==> inputs of run a <==
## mem_ram
module mem_ram (input clk, wren, 
                input [3:0] d11,input [3:0] d12,input [3:0] d13,input [3:0] d14,input [3:0] d15,input [3:0] d16,input [3:0] d17,input [3:0]d18,
					 input [3:0] d21,input [3:0] d22,input [3:0] d23,input [3:0] d24,input [3:0] d25,input [3:0] d26,input [3:0] d27,input [3:0]d28,
					 input [3:0] d31,input [3:0] d32,input [3:0] d33,input [3:0] d34,input [3:0] d35,input [3:0] d36,input [3:0] d37,input [3:0]d38,
					 input [3:0] d41,input [3:0] d42,input [3:0] d43,input [3:0] d44,input [3:0] d45,input [3:0] d46,input [3:0] d47,input [3:0]d48,
					 input [3:0] r1,input [3:0] r2,
					 input [3:0] r3,input [3:0] r4,
					 output [11:0] w_sum11,
					 output [11:0] w_sum12,
					 output [11:0] w_sum13,
					 output [11:0] w_sum14,
					 output [11:0] w_sum15,
					 output [11:0] w_sum16,
					 output [11:0] w_sum17,
					 output [11:0] w_sum18
					 );
  reg [31:0] mem [3:0];  
  wire [8:0] p11, p21,p31,p41;
  wire [8:0] p12, p22,p32,p42;
  wire [8:0] p13, p23,p33,p43;
  wire [8:0] p14, p24,p34,p44;
  wire [8:0] p15, p25,p35,p45;
  wire [8:0] p16, p26,p36,p46;
  wire [8:0] p17, p27,p37,p47;
  wire [8:0] p18, p28,p38,p48;
  ...
==> flow/config.mk <==
export PLATFORM = sky130hd
export DESIGN_NAME = mem_ram
export DESIGN_NICKNAME = mem_ram
export VERILOG_FILES = /design/flow/design.v
export SDC_FILE = /design/flow/constraint.sdc
export NUM_CORES = 4
export LEC_CHECK = 0
export CAP_MARGIN = 20
export CELL_PAD_IN_SITES_GLOBAL_PLACEMENT = 3
export CORE_ASPECT_RATIO = 0.5
export CORE_MARGIN = 2
export CORE_UTILIZATION = 40
export CTS_CLUSTER_DIAMETER = 329
export CTS_CLUSTER_SIZE = 98
export SLEW_MARGIN = 0
export TNS_END_PERCENT = 25
==> flow/constraint.sdc <==
create_clock -name core_clock -period 10.0 [get_ports {clk}]
set_input_delay 2.0000 -clock core_clock [delete_from_list [all_inputs] [get_ports {clk}]]
set_output_delay 2.0000 -clock core_clock [all_outputs]
set_load 0.01 [all_outputs]
run.sh (not shown) runs the stock make flow with config.mk's settings and CLKGATE_MAP_FILE=.
==> inputs of run b, as changes to run a <==
CELL_PAD_IN_SITES_GLOBAL_PLACEMENT = unset   (was 3)
CORE_ASPECT_RATIO = unset   (was 0.5)
CORE_UTILIZATION = 17   (was 40)
CTS_CLUSTER_DIAMETER = unset   (was 329)
CTS_CLUSTER_SIZE = unset   (was 98)
SLEW_MARGIN = 20   (was 0)
TNS_END_PERCENT = unset   (was 25)
==> flow/constraint.sdc (replaced) <==
create_clock -name core_clock -period 11.4 [get_ports {clk}]
set_input_delay 2.2800 -clock core_clock [delete_from_list [all_inputs] [get_ports {clk}]]
set_output_delay 2.2800 -clock core_clock [all_outputs]
set_load 0.01 [all_outputs]
==> inputs of run c, as changes to run a <==
CELL_PAD_IN_SITES_GLOBAL_PLACEMENT = unset   (was 3)
CORE_ASPECT_RATIO = unset   (was 0.5)
CORE_UTILIZATION = 60   (was 40)
CTS_CLUSTER_DIAMETER = unset   (was 329)
CTS_CLUSTER_SIZE = 70   (was 98)
MAX_ROUTING_LAYER = met4   (was unset)
SLEW_MARGIN = 20   (was 0)
TNS_END_PERCENT = unset   (was 25)
==> flow/constraint.sdc (replaced) <==
create_clock -name core_clock -period 5.35 [get_ports {clk}]
set_input_delay 1.0700 -clock core_clock [delete_from_list [all_inputs] [get_ports {clk}]]
set_output_delay 1.0700 -clock core_clock [all_outputs]
set_load 0.01 [all_outputs]
==> results.py <==
# Flow results
metrics = {
    "run_status": {
        "reasons_for_failing_layout_checks": "negative setup slack",
        "run_status": "complete, but fails checks",
    },
    "timing": {
        "setup_ws_ns": -1.69,
        "final-setup-viol-count": 72,
    },
    "routing": {
        "routed_wirelength_mm": 70.8,
    },
}
the above is filed under run c

==> results.py <==
# Flow results
metrics = {
    "floorplanning": {
        "fp.dieH_um": 169,
    },
    "run_status": {
        "run_status": "no timing/DRC/antenna violations",
    },
    "synthesis": {
        "topCellsByArea": "sky130_fd_sc_hd__fa_1 (35%), sky130_fd_sc_hd__edfxtp_1 (18%), sky130_fd_sc_hd__ha_1 (16%)",
    },
    "routing": {
        "routed_wirelength_mm": 52.2,
    },
    "setup_path": {
        "worstSetupEndpoint": "w_sum12[8]",
    },
}
the above is filed under run a

==> results.py <==
# Flow results
metrics = {
    "run_status": {
        "run_status": "no timing/DRC/antenna violations",
    },
    "global_route": {
        "grt_use_met2": 0.168,
    },
    "timing": {
        "setup_ws_ns": 1.11,
        "final-setup-viol-count": 0,
    },
    "routing": {
        "routed_wirelength_mm": 65.7,
    },
}
the above is filed under run b



==> inputs of job 5205 <==
==> flow/design.v <==
module mult(input [3:0] a, input [3:0] b, output reg [8:0] c
    );
always@(*)
c= a*b;
endmodule
module ad(input [8:0] a1, input [8:0] b1, output reg [9:0] c1
    );
always@(*)
c1= a1+b1;
endmodule
module ad2(input [8:0] a2, input [9:0] b2, output reg [10:0] c2
    );
always@(*)
c2= a2+b2;
endmodule
module ad3(input [8:0] a3, input [10:0] b3, output reg [11:0] c3
    );
always@(*)
c3= a3+b3;
endmodule
`timescale 1ns / 1ps
module mem_ram (input clk, wren, 
                input [3:0] d11,input [3:0] d12,input [3:0] d13,input [3:0] d14,input [3:0] d15,input [3:0] d16,input [3:0] d17,input [3:0]d18,
					 input [3:0] d21,input [3:0] d22,input [3:0] d23,input [3:0] d24,input [3:0] d25,input [3:0] d26,input [3:0] d27,input [3:0]d28,
					 input [3:0] d31,input [3:0] d32,input [3:0] d33,input [3:0] d34,input [3:0] d35,input [3:0] d36,input [3:0] d37,input [3:0]d38,
					 input [3:0] d41,input [3:0] d42,input [3:0] d43,input [3:0] d44,input [3:0] d45,input [3:0] d46,input [3:0] d47,input [3:0]d48,
					 input [3:0] r1,input [3:0] r2,
					 input [3:0] r3,input [3:0] r4,
					 output [11:0] w_sum11,
					 output [11:0] w_sum12,
					 output [11:0] w_sum13,
					 output [11:0] w_sum14,
					 output [11:0] w_sum15,
					 output [11:0] w_sum16,
					 output [11:0] w_sum17,
					 output [11:0] w_sum18
					 );
  reg [31:0] mem [3:0];  
  wire [8:0] p11, p21,p31,p41;
  wire [8:0] p12, p22,p32,p42;
  wire [8:0] p13, p23,p33,p43;
  wire [8:0] p14, p24,p34,p44;
  wire [8:0] p15, p25,p35,p45;
  wire [8:0] p16, p26,p36,p46;
  wire [8:0] p17, p27,p37,p47;
  wire [8:0] p18, p28,p38,p48;
wire [9:0] s11,s12,s13,s14,s15,s16,s17,s18;
wire [10:0] s21,s22,s23,s24,s25,s26,s27,s28;
wire [11:0] s31,s32,s33,s34,s35,s36,s37,s38;
  always @(posedge clk) 
      begin
            if (wren) begin
                mem[0][31-:4]<=d11;
					 mem[0][27-:4] <=d12;
					 mem[0][23-:4]<=d13;
					 mem[0][19-:4]<=d14;
					 mem[0][15-:4]<=d15;
					 mem[0][11-:4]<=d16;
					 mem[0][7-:4]<=d17;
					 mem[0][3-:4]<=d18;
					 mem[1][31-:4]<=d21;
					 mem[1][27-:4] <=d22;
					 mem[1][23-:4]<=d23;
					 mem[1][19-:4]<=d24;
					 mem[1][15-:4]<=d25;
					 mem[1][11-:4]<=d26;
					 mem[1][7-:4]<=d27;
					 mem[1][3-:4]<=d28;
					 mem[2][31-:4]<=d31;
					 mem[2][27-:4] <=d32;
					 mem[2][23-:4]<=d33;
					 mem[2][19-:4]<=d34;
					 mem[2][15-:4]<=d35;
					 mem[2][11-:4]<=d36;
					 mem[2][7-:4]<=d37;
					 mem[2][3-:4]<=d38;
					 mem[3][31-:4]<=d41;
					 mem[3][27-:4] <=d42;
					 mem[3][23-:4]<=d43;
					 mem[3][19-:4]<=d44;
					 mem[3][15-:4]<=d45;
					 mem[3][11-:4]<=d46;
					 mem[3][7-:4]<=d47;
					 mem[3][3-:4]<=d48;
            end
		end		 
generate
   mult m11(.a(r1),
				.b(mem[0][31-:4]),
				.c(p11) 
				);
	mult m21(
	         .a(r2),
				.b(mem[1][31-:4]),
				.c(p21)
	         );		
   mult m31(
	         .a(r3),
				.b(mem[2][31-:4]),
				.c(p31)
	         );		
   mult m41(
	         .a(r4),
				.b(mem[3][31-:4]), 
				.c(p41)
	         );	
  ad add11 ( 
            .a1(p11),
				.b1(p21),
				.c1(s11)
           );  
  ad2 add21 (
            .b2(s11),
				.a2(p31),
				.c2(s21)
          );
  ad3 add31 (
             .b3(s21),
				 .a3(p41),
				 .c3(s31)
				 );
    mult m12(.a(r1),
				.b(mem[0][27-:4]),
				.c(p12)
				);
	mult m22(
	         .a(r2),
				.b(mem[1][27-:4]),
				.c(p22)
	         );		
   mult m32(
	         .a(r3),
				.b(mem[2][27-:4]),
				.c(p32)
	         );		
   mult m42(
	         .a(r4),
				.b(mem[3][27-:4]), 
				.c(p42)
	         );	
  ad add12 ( 
            .a1(p12),
				.b1(p22),
				.c1(s12)
           );  
  ad2 add22 (
            .b2(s12),
				.a2(p32),
				.c2(s22)
          );
  ad3 add32 (
             .b3(s22),
				 .a3(p42),
				 .c3(s32)
				 );
   mult m13(.a(r1),
				.b(mem[0][23-:4]),
				.c(p13)
				);
	mult m23(
	         .a(r2),
				.b(mem[1][23-:4]),
				.c(p23)
	         );		
   mult m33(
	         .a(r3),
				.b(mem[2][23-:4]),
				.c(p33)
	         );		
   mult m43(
	         .a(r4),
				.b(mem[3][23-:4]), 
				.c(p43)
	         );	
  ad add13 ( 
            .a1(p13),
				.b1(p23),
				.c1(s13)
           );  
  ad2 add23 (
            .b2(s13),
				.a2(p33),
				.c2(s23)
          );
  ad3 add33 (
             .b3(s23),
				 .a3(p43),
				 .c3(s33)
				 );
  mult m14(.a(r1),
				.b(mem[0][19-:4]),
				.c(p14)
				);
	mult m24(
	         .a(r2),
				.b(mem[1][19-:4]),
				.c(p24)
	         );		
   mult m34(
	         .a(r3),
				.b(mem[2][19-:4]),
				.c(p34)
	         );		
   mult m44(
	         .a(r4),
				.b(mem[3][19-:4]), 
				.c(p44)
	         );	
  ad add14 ( 
            .a1(p14),
				.b1(p24),
				.c1(s14)
           );  
  ad2 add24 (
            .b2(s14),
				.a2(p34),
				.c2(s24)
          );
  ad3 add34 (
             .b3(s24),
				 .a3(p44),
				 .c3(s34)
				 );
  mult m15(.a(r1),
				.b(mem[0][15-:4]),
				.c(p15)
				);
	mult m25(
	         .a(r2),
				.b(mem[1][15-:4]),
				.c(p25)
	         );		
   mult m35(
	         .a(r3),
				.b(mem[2][15-:4]),
				.c(p35)
	         );		
   mult m45(
	         .a(r4),
				.b(mem[3][15-:4]), 
				.c(p45)
	         );	
  ad add15 ( 
            .a1(p15),
				.b1(p25),
				.c1(s15)
           );  
  ad2 add25 (
            .b2(s15),
				.a2(p35),
				.c2(s25)
          );
  ad3 add35 (
             .b3(s25),
				 .a3(p45),
				 .c3(s35)
				 );
   mult m16(.a(r1),
				.b(mem[0][11-:4]),
				.c(p16)
				);
	mult m26(
	         .a(r2),
				.b(mem[1][11-:4]),
				.c(p26)
	         );		
   mult m36(
	         .a(r3),
				.b(mem[2][11-:4]),
				.c(p36)
	         );		
   mult m46(
	         .a(r4),
				.b(mem[3][11-:4]), 
				.c(p46)
	         );	
  ad add16 ( 
            .a1(p16),
				.b1(p26),
				.c1(s16)
           );  
  ad2 add26 (
            .b2(s16),
				.a2(p36),
				.c2(s26)
          );
  ad3 add36 (
             .b3(s26),
				 .a3(p46),
				 .c3(s36)
				 );
   mult m17(.a(r1),
				.b(mem[0][7-:4]),
				.c(p17)
				);
	mult m27(
	         .a(r2),
				.b(mem[1][7-:4]),
				.c(p27)
	         );		
   mult m37(
	         .a(r3),
				.b(mem[2][7-:4]),
				.c(p37)
	         );		
   mult m47(
	         .a(r4),
				.b(mem[3][7-:4]), 
				.c(p47)
	         );	
  ad add17 ( 
            .a1(p17),
				.b1(p27),
				.c1(s17)
           );  
  ad2 add27 (
            .b2(s17),
				.a2(p37),
				.c2(s27)
          );
  ad3 add37 (
             .b3(s27),
				 .a3(p47),
				 .c3(s37)
				 );
  mult m18(.a(r1),
				.b(mem[0][3-:4]),
				.c(p18)
				);
	mult m28(
	         .a(r2),
				.b(mem[1][3-:4]),
				.c(p28)
	         );		
   mult m38(
	         .a(r3),
				.b(mem[2][3-:4]),
				.c(p38)
	         );		
   mult m48(
	         .a(r4),
				.b(mem[3][3-:4]), 
				.c(p48)
	         );	
  ad add18 ( 
            .a1(p18),
				.b1(p28),
				.c1(s18)
           );  
  ad2 add28 (
            .b2(s18),
				.a2(p38),
				.c2(s28)
          );
  ad3 add38 (
             .b3(s28),
				 .a3(p48),
				 .c3(s38)
				 );
assign w_sum11 =s31;
assign w_sum12 =s32;
assign w_sum13 =s33;
assign w_sum14 =s34;
assign w_sum15 =s35;
assign w_sum16 =s36;
assign w_sum17 =s37;
assign w_sum18 =s38;
endgenerate
endmodule
==> flow/run.sh <==
#!/bin/bash
# the make line also repeats each setting of config.mk as NAME=value (left out here)
make -C /OpenROAD-flow-scripts/flow DESIGN_CONFIG=/design/flow/config.mk WORK_HOME=/design/flow/orfs CLKGATE_MAP_FILE= finish
==> flow/config.mk <==
export PLATFORM = sky130hd
export DESIGN_NAME = mem_ram
export DESIGN_NICKNAME = mem_ram
export VERILOG_FILES = /design/flow/design.v
export SDC_FILE = /design/flow/constraint.sdc
export NUM_CORES = 4
export LEC_CHECK = 0
export ABC_AREA = 1
export CAP_MARGIN = 20
export CORE_MARGIN = 2
export CORE_UTILIZATION = 72
export CTS_CLUSTER_DIAMETER = 183
export CTS_CLUSTER_SIZE = 99
export SETUP_SLACK_MARGIN = 1.49
export SLEW_MARGIN = 20
export TNS_END_PERCENT = 15
==> flow/constraint.sdc <==
create_clock -name core_clock -period 5.79 [get_ports {clk}]
set_input_delay 1.1580 -clock core_clock [delete_from_list [all_inputs] [get_ports {clk}]]
set_output_delay 1.1580 -clock core_clock [all_outputs]
set_load 0.01 [all_outputs]
==> job 7277 (differences from job 5205) <==
- ABC_AREA: 1 -> default
- CORE_UTILIZATION: 72 -> 61
- CTS_CLUSTER_DIAMETER: 183 -> default
- CTS_CLUSTER_SIZE: 99 -> 74
- MAX_ROUTING_LAYER: default -> met4
- SETUP_SLACK_MARGIN: 1.49 -> default
- TNS_END_PERCENT: 15 -> default
==> flow/constraint.sdc (replaced) <==
create_clock -name core_clock -period 5.35 [get_ports {clk}]
set_input_delay 1.0700 -clock core_clock [delete_from_list [all_inputs] [get_ports {clk}]]
set_output_delay 1.0700 -clock core_clock [all_outputs]
set_load 0.01 [all_outputs]
==> job 3957 (differences from job 5205) <==
- ABC_AREA: 1 -> default
- CORE_UTILIZATION: 72 -> 40
- CTS_CLUSTER_DIAMETER: 183 -> default
- CTS_CLUSTER_SIZE: 99 -> default
- HOLD_SLACK_MARGIN: default -> 0.2
- MIN_ROUTING_LAYER: default -> met2
- SETUP_SLACK_MARGIN: 1.49 -> default
- TNS_END_PERCENT: 15 -> default
==> flow/constraint.sdc (replaced) <==
create_clock -name core_clock -period 10.0 [get_ports {clk}]
set_input_delay 2.0000 -clock core_clock [delete_from_list [all_inputs] [get_ports {clk}]]
set_output_delay 2.0000 -clock core_clock [all_outputs]
set_load 0.01 [all_outputs]
==> summary of the runs <==
Job 3957 produced a clean layout. Job 5205 never finished: it broke off in global routing (5_1_grt). Job 7277 finished but fails on setup timing. Of job 3957 and job 5205, job 5205 has the higher synthesized cell count (gap 19%, measured against job 5205). In job 3957 the cell count is lower than in job 7277, by 3.4%. Between job 3957 and job 7277, the lower utilization is in job 3957 (gap 39 points). In job 7277 the critical path depth is higher than in job 3957, by 2. Between job 3957 and job 7277, the lower worst hold slack is in job 7277 (gap 0.90 ns). Against job 7277, the cell area of job 3957 is lower by about 16%. The lowest die area belongs to job 5205, the highest to job 3957. In flip-flop count, job 7277 and job 3957 do not differ.
==> figures <==
Status: job 5205 aborted with a tool error; job 7277 failed layout checks; job 3957 complete, no violations
Stage where the flow stopped: job 5205 global routing (5_1_grt); job 7277 -; job 3957 -
Violated checks: job 5205 -; job 7277 setup timing; job 3957 -
Non-clock inverter count: job 5205 -; job 7277 575; job 3957 575
DRC violation total after the first TritonRoute iteration: job 5205 -; job 7277 1,256; job 3957 2,203
Launching element type of the critical path: job 5205 -; job 7277 input pin; job 3957 input pin
Actual transition at the worst max-transition pin: job 5205 -; job 7277 0.983 ns; job 3957 0.936 ns
Area growth syn-to-layout: job 5205 -; job 7277 40.8%; job 3957 17.9%
Layout multi-input combinational cell count: job 5205 -; job 7277 1,422; job 3957 1,422
Via density per instance: job 5205 -; job 7277 5.50; job 3957 6.46
NumNets Final: job 5205 -; job 7277 3,553; job 3957 3,214
Share of synthesized area spent on multiplexers: job 5205 0%; job 7277 0.275%; job 3957 0.275%
Cell total after placement: job 5205 3,491; job 7277 3,077; job 3957 3,073
Crit-path max cell delay: job 5205 -; job 7277 0.73 ns; job 3957 0.70 ns
Tapcell Cnt: job 5205 -; job 7277 461; job 3957 696
Total count of max-transition violations in the final report: job 5205 -; job 7277 0; job 3957 0
Average wire length per cell after detail routing: job 5205 -; job 7277 21.6 um; job 3957 17.3 um
Routability congestion estimate from global placement: job 5205 0.900; job 7277 0.899; job 3957 0.806
FILL cells: job 5205 -; job 7277 1,745; job 3957 5,067
